## synth_top
module synth_top(
    input clk,
    input rst,
    input btnL,
    input [15:0] sw,
    output [3:0] led,
	output pmod_1,	 
	output pmod_2,	 
	output pmod_4	 
    );
    wire trigger_noise;
    debounce dn(trigger_noise, btnL, clk);
    assign led = sw[3:0];
    assign pmod_2 = 1'd1;	 
    assign pmod_4 = 1'd1;	 
    wire sample_tick;
    wire noise_tick;
    wire rst_n;
    button br(clk, rst, rst_n);
    clock_divider cd(
        clk,
        rst_n,
        16'd1024,
        sample_tick
    );
    clock_divider cdn(
        clk,
        rst_n,
        {16'd0, 16'b1110_1110_0110_0001},
        noise_tick
    );
    wire wnotecd, wnotecd2;
    clock_divider cdnote(
        clk,
        rst_n,
        32'd250_000,
        wnotecd
    );
    clock_divider cdnote2(
        clk,
        rst_n,
        32'd125_000,
        wnotecd2
    );
    reg [15:0] pulse1_wave_len;
    reg [15:0] pulse2_wave_len;
    reg [15:0] tri_wave_len;
    parameter [0:31] score_amp1 = 32'b1111_1111_1111_1111_0000_0000_0000_0000;
    parameter [0:31] score_amp2 = 32'b1000_0010_1000_0000_0000_0000_0000_0000;
    reg [4:0] score_ptr;
    always @(posedge clk) begin
        if (score_ptr == 5'd0) begin
            pulse2_wave_len <= 16'd148;
        end else begin
            pulse2_wave_len <= 16'd187;
        end
        if (~rst_n) begin
            tri_wave_len <= 16'd1493;
        end else begin
            if (wnotecd) begin
                if (tri_wave_len == 16'd747) begin
                    tri_wave_len <= 16'd1493;
                end else begin
                    tri_wave_len <= 16'd747;
                end
            end else begin
                tri_wave_len <= tri_wave_len;
            end
        end
        if (~rst_n) begin
            pulse1_wave_len <= 16'd373;
        end else begin
            if (wnotecd2) begin
                if (pulse1_wave_len == 16'd373) begin
                    pulse1_wave_len <= 16'd333;
                end else if (pulse1_wave_len == 16'd333) begin
                    pulse1_wave_len <= 16'd296;
                end else if (pulse1_wave_len == 16'd296) begin
                    pulse1_wave_len <= 16'd249;
                end else begin
                    pulse1_wave_len <= 16'd373;
                end
            end else begin
  ...
Size: ~290 flip-flops, roughly 53000 µm² of cells after synthesis.
Settings: LEC_CHECK=0, ABC_AREA=1, CAP_MARGIN=0, CORE_MARGIN=2, CORE_UTILIZATION=70, CTS_CLUSTER_DIAMETER=383, CTS_CLUSTER_SIZE=34, GPL_ROUTABILITY_DRIVEN=1, PLACE_DENSITY=0.64, SLEW_MARGIN=20; clock period 69.3 ns.
run.sh (not shown) runs the stock make flow with config.mk's settings and CLKGATE_MAP_FILE=.
The baseline ended with an error in 5_1_grt.
Then changed:
- CAP_MARGIN: 0 -> 20
- CORE_UTILIZATION: 70 -> 72
- CTS_CLUSTER_DIAMETER: 383 -> not set
- CTS_CLUSTER_SIZE: 34 -> not set
- GPL_ROUTABILITY_DRIVEN: 1 -> not set
- PLACE_DENSITY: 0.64 -> not set
- clock period: 69.3 -> 107.0 ns (I/O delays scaled with it)
What happened: Now the flow completed with no timing, DRC or antenna violations. Die area came out lower by 2.7%. Area after synthesis is unchanged. Synthesized cell count stays the same.
Then changed:
- ABC_AREA: 1 -> not set
- CORE_UTILIZATION: 72 -> 40
- clock period: 107.0 -> 100.0 ns (I/O delays scaled with it)
Effect:
- The new run produced a clean layout
- design area rises by 2.3%
- clock-buffer cell count goes up by 8
- die area went up by about 70%
- synthesized area came out lower by 4.2%
- cell count falls by about 6%
- core utilization is lower by 31 points
- worst hold slack improved by 0.019 ns
- fmax grows by about 2.7%
- sequential cell count is unchanged
Then changed:
- ABC_AREA: not set -> 1
- CELL_PAD_IN_SITES_GLOBAL_PLACEMENT: not set -> 0
- CORE_ASPECT_RATIO: not set -> 0.78
- CORE_MARGIN: 2 -> 10
- CORE_UTILIZATION: 40 -> 39
- CTS_CLUSTER_DIAMETER: not set -> 292
- GPL_TIMING_DRIVEN: not set -> 0
- MIN_ROUTING_LAYER: not set -> met1
- PLACE_DENSITY: not set -> 0.37
- SETUP_SLACK_MARGIN: not set -> -2.0
- TNS_END_PERCENT: not set -> 15
What happened:
- The changed run went through all stages and came out clean
- first-iteration DRC count went down by 3.6%
- worst setup slack improves by 1.2 ns
- final area is higher by 3.0%
- area after synthesis climbs by 4.4%
- core utilization shrinks by 1.5 points
- non-clock buffer count goes down by 93

* * *

synth_top again, from the RTL that the note above started with.
==> flow/config.mk <==
export PLATFORM = sky130hd
export DESIGN_NAME = synth_top
export DESIGN_NICKNAME = synth_top
export VERILOG_FILES = /design/flow/design.v
export SDC_FILE = /design/flow/constraint.sdc
export NUM_CORES = 4
export LEC_CHECK = 0
export ABC_AREA = 1
export CAP_MARGIN = 0
export CORE_MARGIN = 2
export CORE_UTILIZATION = 70
export CTS_CLUSTER_DIAMETER = 383
export CTS_CLUSTER_SIZE = 34
export GPL_ROUTABILITY_DRIVEN = 1
export MAX_ROUTING_LAYER = met4
export PLACE_DENSITY = 0.64
export SETUP_SLACK_MARGIN = 5.0
export SLEW_MARGIN = 20
==> flow/constraint.sdc <==
create_clock -name core_clock -period 76.5 [get_ports {clk}]
set_input_delay 15.3000 -clock core_clock [delete_from_list [all_inputs] [get_ports {clk}]]
set_output_delay 15.3000 -clock core_clock [all_outputs]
set_load 0.01 [all_outputs]
The first run aborted during 5_1_grt with GRT-0232.
Next try:
Settings changed: CAP_MARGIN 0 to 20, CTS_CLUSTER_DIAMETER 383 to 380, CTS_CLUSTER_SIZE 34 to unset, GPL_ROUTABILITY_DRIVEN 1 to unset, PLACE_DENSITY 0.64 to unset, SETUP_SLACK_MARGIN 5.0 to unset.
Clock period 76.5 ns to 70.0 ns, I/O delays scaled along.
Outcome:
- The changed run died in 4_1_cts
- die size stays the same
- synthesized area is unchanged
- synthesized cell count does not change
Next try:
Settings changed: CORE_UTILIZATION 70 to 65, CTS_CLUSTER_DIAMETER 380 to 250, MAX_ROUTING_LAYER met4 to unset, TNS_END_PERCENT set to 5.
Clock period 70.0 ns to 87.7 ns, I/O delays scaled along.
What happened: Now the flow went through all stages and came out clean. Die size grows by a little under a tenth. Area after synthesis does not change. Synthesized cell count is unchanged.
Next try:
Settings changed: ABC_AREA 1 to unset, CTS_CLUSTER_DIAMETER 250 to unset, TNS_END_PERCENT 5 to unset.
Clock period 87.7 ns to 81.4 ns, I/O delays scaled along.
The new run completed and failed the layout checks on setup timing.
Setup slack loses 14 ns.
Fmax is lower by 8.9%.
Count of clock-buffer cells in the layout fell by 11.
Non-clock buffer count went up by 1402.
Area after synthesis falls by about 4%.
Final area rises by about 17%.
Cell count is lower by about 1.2%.
Utilization rises by 16 points.
